==> inputs of wip/xenon <==
// ALU_TOP
module ALU_TOP #(parameter width = 16)(
    input [width - 1:0] A,
    input [width - 1:0] B,
    input [3:0] ALU_FUN,
    input clk,rst,
    output  [width - 1:0] Arith_OUT,
    output  Carry_OUT,
    output  Arith_Flag,
    output  [width - 1:0] Logic_OUT,
    output  Logic_Flag,
    output  [width - 1:0] CMP_OUT,
    output  CMP_Flag,
    output  [width - 1:0] Shift_OUT,
    output  Shift_Flag
    );
export LEC_CHECK = 0
export CAP_MARGIN = 25
export CELL_PAD_IN_SITES_DETAIL_PLACEMENT = 1
export CELL_PAD_IN_SITES_GLOBAL_PLACEMENT = 0
export CORE_MARGIN = 2
export CORE_UTILIZATION = 55
export CTS_CLUSTER_DIAMETER = 313
export GPL_TIMING_DRIVEN = 0
export MIN_ROUTING_LAYER = met2
export PLACE_DENSITY_LB_ADDON = 0.14
export SLEW_MARGIN = 10
export TNS_END_PERCENT = 80
create_clock -name core_clock -period 57.9 [get_ports {clk}]
run.sh (not shown) runs the stock make flow with config.mk's settings and CLKGATE_MAP_FILE=.
==> inputs of wip/sierra, as changes to wip/xenon <==
CAP_MARGIN = 20   (was 25)
CELL_PAD_IN_SITES_DETAIL_PLACEMENT = unset   (was 1)
CELL_PAD_IN_SITES_GLOBAL_PLACEMENT = unset   (was 0)
CORE_UTILIZATION = 58   (was 55)
CTS_CLUSTER_DIAMETER = unset   (was 313)
GPL_TIMING_DRIVEN = unset   (was 0)
MIN_ROUTING_LAYER = unset   (was met2)
PLACE_DENSITY_LB_ADDON = unset   (was 0.14)
SLEW_MARGIN = 20   (was 10)
TNS_END_PERCENT = unset   (was 80)
==> flow/constraint.sdc (replaced) <==
create_clock -name core_clock -period 27.2 [get_ports {clk}]
set_input_delay 5.4400 -clock core_clock [delete_from_list [all_inputs] [get_ports {clk}]]
set_output_delay 5.4400 -clock core_clock [all_outputs]
set_load 0.01 [all_outputs]
==> results <==
- In synthesized area, wip/sierra and wip/xenon do not differ.
- wip/xenon stopped in global routing (5_1_grt), error GRT-0116. wip/sierra completed and failed the layout checks on negative setup slack.
- Of wip/xenon and wip/sierra, wip/xenon has the higher die area (gap 5.3%, measured against wip/sierra).
- In synthesized cell count, wip/sierra and wip/xenon do not differ.
==> figures <==
	wip/sierra	wip/xenon
Status	failed layout checks	did not finish
Last stage reached	-	global routing (5_1_grt)
Reasons for failing layout checks	negative setup slack	-
Placeable Area	27800 um2	29500 um2
Post-CTS setup-driven buffer insertion count	85	0
Placed Instance Area	21800 um2	18000 um2
Setup slack at placement	-3870 ps	10340 ps
Die boundary height	172 um	177 um
Instance count after placement with tap cells included	2988	2602
Die area	29600 um2	31200 um2
DPL Wire Length	51000 um	60900 um
Number of placement rows	61	63
Placer congestion estimate	1.00	1.07

---

==> build 94: inputs <==
==> flow/design.v <==
`timescale 1ns / 1ps
module decoder(
    input [1:0] in,
    output reg [3:0] out
    );
    always @(*) begin
        case(in)
            2'b00: out = 4'b1000;
            2'b01: out = 4'b0100;
            2'b10: out = 4'b0010;
            2'b11: out = 4'b0001;
        endcase
    end
endmodule
`timescale 1ns / 1ps
module ARITHMATIC_UNIT #(parameter width = 16)(
    input [width - 1:0] A,
    input [width - 1:0] B,
    input [1:0] ALU_FUN,
    input clk,rst,
    input Arith_Enable,
    output reg [width - 1:0] Arith_OUT,
    output reg Carry_OUT,
    output reg Arith_Flag
    );
    always@(posedge clk or negedge rst) begin
        if (!rst) begin
            Arith_OUT <= 0;
            Arith_Flag <= 0;
            Carry_OUT <= 0;        
        end
        else if (Arith_Enable) begin
            Arith_OUT <= 0;
            Carry_OUT <= 0;
            Arith_Flag <= 1;
            case (ALU_FUN)
                2'b00:
                begin
                    {Carry_OUT,Arith_OUT} <= A+B;
                end
                2'b01:
                begin
                    {Carry_OUT,Arith_OUT} <= A-B;
                end
                2'b10:
                begin
                    {Carry_OUT,Arith_OUT} <= A*B;
                end                
                2'b11:
                begin
                    {Carry_OUT,Arith_OUT} <= (B == 0) ? {1'b0, {width{1'b1}}} : A/B;
                end                
            endcase
        end
        else begin
            Arith_OUT <= 0;
            Arith_Flag <= 0;
            Carry_OUT <= 0;            
        end
    end
endmodule
`timescale 1ns / 1ps
module Logic_Unit #(parameter width = 16)(
    input [width - 1:0] A,
    input [width - 1:0] B,
    input [1:0] ALU_FUN,
    input clk,rst,
    input Logic_Enable,
    output reg [width - 1:0] Logic_OUT,
    output reg Logic_Flag
    );
 always@(posedge clk or negedge rst) begin
        if (!rst) begin
            Logic_OUT <= 0;
            Logic_Flag <= 0;
        end
        else if (Logic_Enable) begin
            Logic_OUT <= 0;
            Logic_Flag <= 1;
            case (ALU_FUN)
                2'b00:
                begin
                    Logic_OUT <= A&B;
                end
                2'b01:
                begin
                    Logic_OUT <= A|B;
                end
                2'b10:
                begin
                    Logic_OUT <= ~(A&B);
                end                
                2'b11:
                begin
                    Logic_OUT <= ~(A|B);
                end                
            endcase
        end
        else begin
            Logic_OUT <= 0;
            Logic_Flag <= 0;
        end
    end
endmodule
`timescale 1ns / 1ps
module CMP_Unit #(parameter width = 16)(
    input [width - 1:0] A,
    input [width - 1:0] B,
    input [1:0] ALU_FUN,
    input clk,rst,
    input CMP_Enable,
    output reg [width - 1:0] CMP_OUT,
    output reg CMP_Flag
    );
always@(posedge clk or negedge rst) begin
        if (!rst) begin
            CMP_OUT <= 0;
            CMP_Flag <= 0;
        end
        else if (CMP_Enable) begin
            CMP_OUT <= 0;
            CMP_Flag <= 1;
            case (ALU_FUN)
                2'b00:
                begin
                    CMP_OUT <= 0;
                end
                2'b01:
                begin
                    CMP_OUT <= (A==B);
                end
                2'b10:
                begin
                    CMP_OUT <= (A>B)? 2:0;
                end                
                2'b11:
                begin
                    CMP_OUT <= (A<B)? 3:0;
                end                
            endcase
        end
        else begin
            CMP_OUT <= 0;
            CMP_Flag <= 0;
        end
    end
endmodule
`timescale 1ns / 1ps
module Shift_Unit #(parameter width = 16)(
    input [width - 1:0] A,
    input [width - 1:0] B,
    input [1:0] ALU_FUN,
    input clk,rst,
    input Shift_Enable,
    output reg [width - 1:0] Shift_OUT,
    output reg Shift_Flag
    );
always@(posedge clk or negedge rst) begin
        if (!rst) begin
            Shift_OUT <= 0;
            Shift_Flag <= 0;
        end
        else if (Shift_Enable) begin
            Shift_OUT <= 0;
            Shift_Flag <= 1;
            case (ALU_FUN)
                2'b00:
                begin
                    Shift_OUT <= A>>1;
                end
                2'b01:
                begin
                    Shift_OUT <= A<<1;
                end
                2'b10:
                begin
                    Shift_OUT <= B>>1;
                end                
                2'b11:
                begin
                    Shift_OUT <= B<<1;
                end                
            endcase
        end
        else begin
            Shift_OUT <= 0;
            Shift_Flag <= 0;
        end
    end
endmodule
`timescale 1ns / 1ps
module ALU_TOP #(parameter width = 16)(
    input [width - 1:0] A,
    input [width - 1:0] B,
    input [3:0] ALU_FUN,
    input clk,rst,
    output  [width - 1:0] Arith_OUT,
    output  Carry_OUT,
    output  Arith_Flag,
    output  [width - 1:0] Logic_OUT,
    output  Logic_Flag,
    output  [width - 1:0] CMP_OUT,
    output  CMP_Flag,
    output  [width - 1:0] Shift_OUT,
    output  Shift_Flag
    );
wire [3:0] enables;
decoder d0 (ALU_FUN[3:2],enables);
ARITHMATIC_UNIT #(width) d1 (A,B,ALU_FUN[1:0],clk,rst,enables[3],Arith_OUT,Carry_OUT,Arith_Flag);
Logic_Unit #(width) d2 (A,B,ALU_FUN[1:0],clk,rst,enables[2],Logic_OUT,Logic_Flag);
CMP_Unit #(width) d3 (A,B,ALU_FUN[1:0],clk,rst,enables[1],CMP_OUT,CMP_Flag);
Shift_Unit #(width) d4 (A,B,ALU_FUN[1:0],clk,rst,enables[0],Shift_OUT,Shift_Flag);
endmodule
==> flow/run.sh <==
#!/bin/bash
# the make line also repeats each setting of config.mk as NAME=value (left out here)
make -C /OpenROAD-flow-scripts/flow DESIGN_CONFIG=/design/flow/config.mk WORK_HOME=/design/flow/orfs CLKGATE_MAP_FILE= finish
==> flow/config.mk <==
export PLATFORM = sky130hd
export DESIGN_NAME = ALU_TOP
export DESIGN_NICKNAME = ALU_TOP
export VERILOG_FILES = /design/flow/design.v
export SDC_FILE = /design/flow/constraint.sdc
export NUM_CORES = 4
export LEC_CHECK = 0
export CAP_MARGIN = 40
export CELL_PAD_IN_SITES_GLOBAL_PLACEMENT = 0
export CORE_MARGIN = 2
export CORE_UTILIZATION = 55
export CTS_CLUSTER_DIAMETER = 273
export CTS_CLUSTER_SIZE = 100
export PLACE_DENSITY_LB_ADDON = 0.14
export SLEW_MARGIN = 20
export TNS_END_PERCENT = 30
==> flow/constraint.sdc <==
create_clock -name core_clock -period 57.9 [get_ports {clk}]
set_input_delay 11.5800 -clock core_clock [delete_from_list [all_inputs] [get_ports {clk}]]
set_output_delay 11.5800 -clock core_clock [all_outputs]
set_load 0.01 [all_outputs]
==> build 52 (differences from build 94) <==
CAP_MARGIN = 20   (was 40)
CELL_PAD_IN_SITES_GLOBAL_PLACEMENT = unset   (was 0)
CORE_UTILIZATION = 61   (was 55)
CTS_CLUSTER_DIAMETER = unset   (was 273)
CTS_CLUSTER_SIZE = unset   (was 100)
PLACE_DENSITY_LB_ADDON = unset   (was 0.14)
SETUP_SLACK_MARGIN = 4.88   (was unset)
TNS_END_PERCENT = unset   (was 30)
==> flow/constraint.sdc (replaced) <==
create_clock -name core_clock -period 18.1 [get_ports {clk}]
set_input_delay 3.6200 -clock core_clock [delete_from_list [all_inputs] [get_ports {clk}]]
set_output_delay 3.6200 -clock core_clock [all_outputs]
set_load 0.01 [all_outputs]
==> trial 53 (differences from build 94) <==
CAP_MARGIN = 5   (was 40)
CORE_UTILIZATION = 66   (was 55)
CTS_CLUSTER_DIAMETER = unset   (was 273)
CTS_CLUSTER_SIZE = unset   (was 100)
PLACE_DENSITY_LB_ADDON = unset   (was 0.14)
SETUP_SLACK_MARGIN = -2.0   (was unset)
==> flow/constraint.sdc (replaced) <==
create_clock -name core_clock -period 33.4 [get_ports {clk}]
set_input_delay 6.6800 -clock core_clock [delete_from_list [all_inputs] [get_ports {clk}]]
set_output_delay 6.6800 -clock core_clock [all_outputs]
set_load 0.01 [all_outputs]
==> trial 96 (differences from build 94) <==
CAP_MARGIN = 30   (was 40)
CORE_UTILIZATION = 68   (was 55)
CTS_CLUSTER_DIAMETER = unset   (was 273)
CTS_CLUSTER_SIZE = unset   (was 100)
PLACE_DENSITY_LB_ADDON = unset   (was 0.14)
SETUP_SLACK_MARGIN = -2.0   (was unset)
==> flow/constraint.sdc (replaced) <==
create_clock -name core_clock -period 28.3 [get_ports {clk}]
set_input_delay 5.6600 -clock core_clock [delete_from_list [all_inputs] [get_ports {clk}]]
set_output_delay 5.6600 -clock core_clock [all_outputs]
set_load 0.01 [all_outputs]
==> comparison <==
- Trial 53 produced a layout that fails on setup timing. Build 94 completed without violations. Trial 96 aborted during 5_1_grt with GRT-0232. Build 52 died in 5_1_grt, error GRT-0232.
- In trial 53 the first-iteration DRC count is larger than in build 94, by 13%.
- Between build 94 and trial 53, the lower clock power is in build 94 (gap 38%, measured against trial 53).
- Of build 94 and trial 53, trial 53 has the higher via count (gap about 3.6%, measured against trial 53).
- In trial 53 the combinational power is higher than in build 94, by about 80%.
- Of trial 53 and build 94, trial 53 has the higher non-clock buffer count (gap 84).
- Synthesized cell count is the same in trial 96 and build 52.
- Of build 94 and trial 53, trial 53 has the higher final cell count (gap about 0.8%, measured against trial 53).
- Of build 94 and trial 53, build 94 has the higher sequential share of layout area (gap 0.27 points).
Power figures rest on the tool's default switching activity, not on a simulated workload.
